## build 54
## CPU
module CPU(input clk,rst,
           output [11:0] imem_addr, input [18:0] imem_data,
           output [7:0] dmem_addr, dmem_wdata, output dmem_we, dmem_re, input [7:0] dmem_rdata);
Size: roughly 1400 cells after synthesis, ~170 flip-flops, roughly 59 I/O pins.
clock: 5.93 ns
lec_check: 0
cap_margin: 20
core_margin: 2
core_utilization: 40
gpl_routability_driven: 0
max_routing_layer: met4
slew_margin: 20
run.sh (not shown) runs the stock make flow with config.mk's settings and CLKGATE_MAP_FILE=.
Layout checks on build 54: not met. Flow itself completed; violations: negative setup slack.
Modified inputs, build 91 compared to build 54
- changing CORE_UTILIZATION from 40 to 66
- removing GPL_ROUTABILITY_DRIVEN (formerly 0)
- setting SETUP_SLACK_MARGIN to -0.47 for the first time
- removing MAX_ROUTING_LAYER (formerly met4)
- changing the clock period (ns, I/O delays scaled along) from 5.93 to 6.2
Findings:
Build 91 had finished all stages when the layout checks came back failing, citing negative setup slack. Re sequential power: build 91 and build 54 aren't equal, and the higher value belongs to build 54. Looking at length of the first detailed-routing pass in iterations, build 91 sits 1 above build 54. Compared with build 54, in build 91 wire length of the first global-routing pass grew by 3.9%; post-CTS resize count lower; sum of routed wire length over all layers higher; cell area -about 4.6%. dmem_addr[7] as the end point of the critical path was reported by build 91, and dmem_addr[6] by build 54. The highest ir drop seen on vdd in build 91 sits about 18% above the value recorded for build 54. Relative to build 54, power density of the placed cells has gone down in build 91. [compare] base=build 54 new=build 91: clock transition at the registers of the reported paths essentially unchanged; total power decreased 6.9%; layout overhead on the synthesized area decreased 5.9 points.
[inputs] build 83 vs build 91
- CORE_UTILIZATION changed from 66 to 57
- SETUP_SLACK_MARGIN changed from -0.47 to 0.98
- the clock period (ns, I/O delays scaled along) changed from 6.2 to 3.56
## What came out
- Although it ran to completion, build 83 produced a layout that fails the final checks because of negative setup slack.
- On die size, build 91 beats build 83.
- Top metal layer carrying routed signals: met5 -> build 83, met4 -> build 91
- Between build 91 and build 83, the met1 demand-to-capacity share in global routing is higher for build 91.
- On final area, build 91 beats build 83.
- Of build 91 and build 83, build 91 shows the lower relative contribution of combinational cells to total power, with build 83 above it.
- Going from build 91 to build 83, final setup violation count went up; area growth from synthesis to layout higher; routed wire length saw an increase; global-route met2 utilization now larger; share of the final layout cell area in sequential cells now smaller.
- Going from build 91 to build 83, average routed wire per standard cell grows by 8.4%.
Modified inputs, build 50 compared to build 83
- CORE_UTILIZATION changed from 57 to 40
### Flow results
- Compared with build 83, build 50 shows a higher shortest clock period the worst path allows after layout.
- Wire length in build 50 is 14% below build 83.
- Changes observed in build 50 relative to build 83: non-clock buffer count fell by about 1.3%; total design power fell by 980 uW; data arrival time of the worst path rose by 0.07 ns; final period utilization rose by 2.0 points.
- Note that the standard-cell row count recorded for build 50 amounts to 1.2 times the value seen in build 83.
- Count of clock-buffer cells in the layout in build 50 is 1 higher than in build 83
- Although build 50 finished all stages, its layout failed final checks on negative setup slack.
- Final checks on build 83, whose flow otherwise completed, came back failing, citing negative setup slack.


exp/quartz:
The RTL this note starts from:
==> flow/design.v <==
`timescale 1ns/1ns
module adder_1(input[11:0] a ,output[11:0] out);
	wire[11:0] b = 12'b000000000001;
	assign out = a + b;
endmodule
module adder(input[11:0] a , b , output[11:0] out);
	assign out = a + b ;
endmodule
`timescale 1ns/1ns
module alu(input[2:0] fun , input[7:0] a,b ,input cin , output logic[7:0] out , output logic zero,cout);
	always @(fun,a,b,cin)begin
    cout = 1'b0;
    case(fun)
      3'b000 : {cout,out} = a + b ;
      3'b001 : {cout,out} = a + b + cin;
      3'b010 : {cout,out} = a - b;
		  3'b011 : {cout,out} = a - b + cin;
		  3'b100 : out = a & b;
		  3'b101 : out = a | b;
		  3'b110 : out = a ^ b;
		  3'b111 : out = ~(a & b);
    endcase
	end
  assign zero = (out == 8'b0) ? 1 : 0;
endmodule
module controller(input[5:0] code,input ze,c,rst,output reg pop,push,memorywrite,memoryread,writeReg,selRR2,selALU2,selpc,ldz,ldc,selz,selc,output reg [1:0] selWD,selRet,output reg [2:0]ALUfn);
  always @(ze,c,code,rst)begin
    pop <= 1'b0;
    push <= 1'b0;
    memorywrite <= 1'b0;
    memoryread <= 1'b0;
    writeReg<= 1'b0;
    selRR2<= 1'b0;
    selALU2<= 1'b0;
    selRet<= 2'b00;
    selpc<= 1'b0;
    ldz<= 1'b0;
    ldc<= 1'b0;
    selz <= 1'b0;
    selc <= 1'b0;
    selWD<= 2'b00;
    ALUfn <= 3'b000;
    if (~rst)begin
    if (code[5:4] == 2'b00) begin
      ALUfn <= code[3:1];
      ldz <= 1'b1;
      ldc <= 1'b1;
      selALU2 <= 1'b1;
      writeReg <= 1'b1;
    end
    if (code [5:4] == 2'b01) begin
      ALUfn <= code[3:1];
      ldz <= 1'b1;
      ldc <= 1'b1;
      writeReg <= 1'b1;
    end
    if (code[5:3] == 3'b110) begin
      selz <= 1'b1;
      selc <= 1'b1;
      ldz <= 1'b1;
      ldc <= 1'b1;
      selWD <= 2'b10;
      writeReg <= 1'b1;
    end
    if (code[5:3] == 3'b100) begin
      selRR2 <= 1'b1;
      ALUfn <= 3'b000;
      if (code [2:1] == 2'b00) begin
        memoryread <= 1'b1;
        selWD<= 2'b01;
        writeReg <= 1'b1;
      end
      if (code [2:1] == 2'b01)begin
        memorywrite<= 1'b1;
      end
    end
    if (code[5:3] == 3'b101) begin
      case(code[2:1])
        2'b00 : selpc <= ze?1:0;
        2'b01 : selpc <= ze?0:1;
        2'b10 : selpc <= c?1:0;
        2'b11 : selpc <= c?0:1;
      endcase
    end
    if (code[5:2] == 4'b1110)begin
      selRet <= 2'b10;
      selpc <= 1'b1;
      if (code[1] == 1'b1)
        push <= 1'b1;
    end
    if (code[5:0] == 6'b111100) begin
      pop <= 1'b1;
      selRet <=2'b01;
    end
    end
  end
endmodule
`timescale 1ns / 1ns
module signExtender(extend, extended );
	input[7:0] extend;
	output[11:0] extended;
	assign extended[7:0] = extend[7:0];
	assign extended[11:8] = {4{extend[7]}};
endmodule
module ff(input in,ld,clk,rst,output logic out);
  always@(posedge clk,posedge rst) begin
    if(rst)
      out <= 1'b0;
    else if(ld)
      out <= in;
  end
endmodule
`timescale 1ns/1ns
module mux2_12(input[11:0] a , b ,input sel , output[11:0] out);
	assign out = (sel) ? b : a ;
endmodule
module mux2_8(input[7:0] a , b , input sel , output[7:0] out);
	assign out = (sel) ? b : a ;
endmodule
module mux2_3(input[2:0] a , b , input sel , output[2:0] out);
	assign out = (sel) ? b : a ;
endmodule
module mux2_1(input a , b , input sel , output out);
	assign out = (sel) ? b : a ;
endmodule
module mux3(input[7:0] a , b , c,input[1:0] sel,output[7:0] out);
  assign out = (sel == 2'b00)?a:(sel == 2'b01)? b:c;
endmodule
module mux3_12(input[11:0] a , b , c,input[1:0] sel,output[11:0] out);
  assign out = (sel == 2'b00)?a:(sel == 2'b01)? b:c;
endmodule
module pc(input[11:0] in,input clk,rst,output logic[11:0] pc);
  always@(posedge clk,posedge rst)begin
    if (rst)
      pc <= 12'b0;
    else
      pc <= in;
  end
endmodule
module registerFile(input[2:0] RR1,RR2,WR,input[7:0] WD,input W,clk,rst,output logic [7:0] RD1,RD2);
  logic[7:0][7:0] registers;
  assign RD1 = registers[RR1];
  assign RD2 = registers[RR2];
  always @(posedge clk,posedge rst)begin
    if (rst)
      registers <= '0;
    else if (W)
      registers[WR] <= WD;
  end
endmodule
`timescale 1ns/1ns
module shiftReg(input[7:0] Data,input[2:0]sc,input[1:0]fn,output logic[7:0] out,output logic c,z);
  logic [15:0] rotl, rotr;
  assign rotl = {Data, Data} << sc;
  assign rotr = {Data, Data} >> sc;
  always@(*)begin
    c = 1'b0;
    case (fn)
      2'b00 : begin
        out = Data << sc;
        if (sc != 3'd0) c = Data[3'd0 - sc];
      end
      2'b01 : begin
        out = Data >> sc;
        if (sc != 3'd0) c = Data[sc - 3'd1];
      end
      2'b10 : out = rotl[15:8];
      default : out = rotr[7:0];
    endcase
  end
  assign z = out?0:1;
endmodule
module stack(input[11:0] in,input push,pop,clk,rst,output logic[11:0] out);
  logic[7:0][11:0] memory;
  assign out = memory[0];
  always@(posedge clk,posedge rst)begin
    if (rst)
      memory <= '0;
    else begin
      if(pop)begin
        for (int i=1; i<8; i++)begin
          memory[i-1] <= memory[i];
        end
        memory[7] <= 12'b0;
      end
      else if (push)begin
        for (int i=0; i<7; i++)begin
          memory[7-i] <= memory[6-i];
        end
        memory[0] <= in;
      end
    end
  end
endmodule
module datapath(input pop,push,memorywrite,memoryread,writeReg,selRR2,selALU2,selpc,ldz,ldc,selz,selc,input [1:0] selWD,selRet,input  [2:0]ALUfn,input clk,rst, output ze,c,output [5:0] code,
                output [11:0] imem_addr, input [18:0] imem_data, output [7:0] dmem_addr, dmem_wdata, input [7:0] dmem_rdata);
  wire [11:0] pc_1 , ret;
  stack Stack(pc_1,push,pop,clk,rst,ret);
  wire[11:0] f_pc,next_pc;
  wire [18:0] ins;
  mux3_12 pc_ret(f_pc , ret , ins[11:0] , selRet ,next_pc);
  wire[11:0] pc;
  pc PC(next_pc ,clk,rst,pc);
  assign imem_addr = pc;
  assign ins = imem_data;
  wire [11:0]extended;
  signExtender Ex(ins[7:0], extended );
  adder_1 In(pc ,pc_1);
  wire[11:0] apc;
  adder Add(pc_1 , extended , apc);
  mux2_12 pc1_apc(pc_1 , apc , selpc , f_pc);
  wire [2:0] RR2;
  mux2_3 sel_RR2(ins[7:5] , ins[13:11] , selRR2, RR2);
  wire [7:0] Out,RD,ALUOut,WD;
  mux3 sel_WD( ALUOut,RD,Out, selWD,WD);
  wire[7:0] RD1,RD2;
  registerFile RF(ins[10:8],RR2,ins[13:11],WD,writeReg,clk,rst,RD1,RD2);
  wire[7:0] ALU2;
  mux2_8 sel_ALU2(ins[7:0] , RD2, selALU2,ALU2);
  wire zero,carry;
  alu Alu(ALUfn ,RD1,ALU2 ,c ,ALUOut ,zero,carry);
  wire shc,shz;
  shiftReg Shr(RD1,ins[7:5],ins[15:14],Out,shc,shz);
  wire ff1;
  mux2_1 sel_z(zero,shz,selz , ff1);
  ff ff_z(ff1,ldz,clk,rst,ze);
  wire ff2;
  mux2_1 sel_c(carry,shc,selc , ff2);
  ff ff_c(ff2,ldc,clk,rst,c);
  assign dmem_addr = ALUOut;
  assign dmem_wdata = RD2;
  assign RD = dmem_rdata;
  assign code = ins[18:13];
endmodule
`timescale 1ns/1ns
module CPU(input clk,rst,
           output [11:0] imem_addr, input [18:0] imem_data,
           output [7:0] dmem_addr, dmem_wdata, output dmem_we, dmem_re, input [7:0] dmem_rdata);
  wire pop,push,memorywrite,memoryread,writeReg,selRR2,selALU2,selpc,ldz,ldc,selz,selc;
  wire[1:0] selWD,selRet;
  wire[2:0] ALUfn;
  wire ze,c;
  wire[5:0] code;
  datapath dp(pop,push,memorywrite,memoryread,writeReg,selRR2,selALU2,selpc,ldz,ldc,selz,selc,selWD,selRet,ALUfn,clk,rst, ze,c,code,
              imem_addr, imem_data, dmem_addr, dmem_wdata, dmem_rdata);
  controller cl( code, ze,c,rst, pop,push,memorywrite,memoryread,writeReg,selRR2,selALU2,selpc,ldz,ldc,selz,selc,selWD,selRet,ALUfn);
  assign dmem_we = memorywrite;
  assign dmem_re = memoryread;
endmodule
clock: 9.79 ns
lec_check: 0
cap_margin: 35
cell_pad_in_sites_detail_placement: 1
core_aspect_ratio: 0.53
core_margin: 5
core_utilization: 58
cts_cluster_diameter: 138
cts_cluster_size: 72
gpl_routability_driven: 0
hold_slack_margin: 0.03
max_routing_layer: met4
min_routing_layer: met1
slew_margin: 20
exp/quartz | status: complete | timing, DRC, antenna: pass
What exp/juniper does differently from exp/quartz at the input level:
- SETUP_SLACK_MARGIN: unset -> 1.61
- CTS_CLUSTER_SIZE: 72 -> unset
- MAX_ROUTING_LAYER: met4 -> unset
- HOLD_SLACK_MARGIN: 0.03 -> unset
- CAP_MARGIN: 35 -> 20
- CORE_UTILIZATION: 58 -> 61
- GPL_ROUTABILITY_DRIVEN: 0 -> unset
- CORE_ASPECT_RATIO: 0.53 -> unset
- CELL_PAD_IN_SITES_DETAIL_PLACEMENT: 1 -> unset
- CORE_MARGIN: 5 -> 2
- MIN_ROUTING_LAYER: met1 -> unset
- CTS_CLUSTER_DIAMETER: 138 -> unset
- the clock period (ns, I/O delays scaled along): 9.79 -> 5.6
- [exp/juniper] flow finished | final checks: failed | reasons: setup timing
- The global-route wire length before repair of exp/juniper is lower than that of exp/quartz.
- exp/juniper vs. exp/quartz: post-layout period usage of the worst path now sits higher, area inside the core boundary now sits lower, routed wire length now sits lower, number of clock buffers in the layout now sits higher, average wire per standard cell now sits lower.
- In the flow results for exp/juniper and exp/quartz, the critical path depth is larger on exp/juniper.
- Post-placement setup slack ends up higher on exp/quartz.
- From exp/quartz to exp/juniper the numbers moved as follows: post-route setup TNS down 5.28 ns; number of buffers added for setup after CTS grew by 53; utilization after layout increased by 16 points relative to the old numbers.
Relative to exp/juniper, the following input files were edited for exp/zinc:
- SETUP_SLACK_MARGIN removed (was 1.61)
- CORE_UTILIZATION changed from 61 to 49
- the clock period (ns, I/O delays scaled along) changed from 5.6 to 7.36
Switching power as a share of total power (exp/zinc over exp/juniper): decrease, 0.67 points. Logic area went down by a few percent going from exp/juniper to exp/zinc. Changes observed in exp/zinc relative to exp/juniper: non-clock buffer total of the final layout decreased by 93 relative to the old numbers, critical path depth went down by 17%, cell count after placement climbed about 0.65%, number of DRC markers in iteration 0 now sits lower. Looking at initial core utilization, exp/zinc sits below exp/juniper. exp/zinc finished every stage and its layout cleared the timing, design-rule and antenna checks. Comparing the two runs side by side, exp/zinc comes out ahead of exp/juniper on sum of routed wire length over all layers.
diff inputs: exp/zinc => exp/maple
- a change of CORE_UTILIZATION from 49 to 72
- an added CTS_CLUSTER_DIAMETER of 178
- an added CTS_CLUSTER_SIZE of 99
- an added ABC_AREA of 1
- a change of the clock period (ns, I/O delays scaled along) from 7.36 to 3.67
[summary]
exp/maple: it failed with a tool error in global routing (5_1_grt), so there are no final results. Going from exp/zinc to exp/maple, count of distinct cell types in the synthesized netlist shrank by more than a quarter. Re die width: exp/zinc was higher than exp/maple. [compare] base=exp/zinc new=exp/maple: synthesized cell count grew by about 26%; placement-stage cell area shows an increase of 3.5%; post-cts hold-fix buffer tally was more or less identical. exp/maple reports a higher effective utilization at floorplan than exp/zinc does. exp/maple vs. exp/zinc: synthesized area per cell went down by about 22%. Summary of exp/maple over exp/zinc: post-synthesis sequential element count level; synthesized area went down by about 1.6%.
## Diff of input files: exp/ember against exp/maple
- ABC_AREA removed (was 1)
- SETUP_SLACK_MARGIN newly set to 0.68
- CTS_CLUSTER_DIAMETER removed (was 178)
- CORE_UTILIZATION changed from 72 to 40
- CTS_CLUSTER_SIZE removed (was 99)
- the clock period (ns, I/O delays scaled along) changed from 3.67 to 7.36
## What came out
- Across both runs, post-cts gate resize count was lower for exp/ember than for exp/maple.
- Relative to exp/maple, number of nets at floorplan has decreased by 20% in exp/ember.
- exp/ember ended up with a lower number of standard cells after synthesis than exp/maple did.
- Min core area across exp/ember and exp/maple: exp/maple
- Compared to exp/maple, exp/ember was floorplanned on a bigger die.
- Compound-cell area share of the yosys netlist: exp/ember vs exp/maple up 1.3 points
- Against exp/maple, exp/ember comes in 1.53 ns higher on pre-CTS worst setup slack.
- Compared with exp/maple, exp/ember shows a higher unique cell type count in the Yosys netlist.
- Status | exp/ember and exp/maple | clean except exp/maple
- Yosys stat chip area in exp/ember is about 1.6% above exp/maple.
### exp/ember -> exp/raven
- a deleted SETUP_SLACK_MARGIN that had been 0.68
- a change of CORE_UTILIZATION from 40 to 57
- a change of the clock period (ns, I/O delays scaled along) from 7.36 to 3.56
Findings:
Min post-CTS resize count across exp/raven and exp/ember: exp/ember
Lower final cell count was reported by exp/ember, not exp/raven.
Taking exp/raven as 1.0, exp/ember lands at 1.19 on die extent in x.
Hold slack (lower): exp/ember
exp/raven ends up with higher wire length than exp/ember does.
What the final checks of exp/raven revealed, after a flow that finished every stage, was a layout that fails on setup timing.
exp/ember ended with every stage complete and zero timing, DRC or antenna violations.
The number of gates on the worst path with buffers counted of exp/raven falls short of that of exp/ember by 1.
exp/raven -> exp/ember: number of remaining DRC errors delta 0, exact match
Measured against each other, exp/raven and exp/ember differ in layout net count, the higher figure coming from exp/raven.
exp/raven and exp/ember ended up with nearly the same remaining antenna violation count.
Summary — clock network area share, exp/raven relative to exp/ember: lower, by 0.38 points.
exp/raven vs exp/ember: utilization after layout up
Power is estimated from default activity; no workload was simulated.
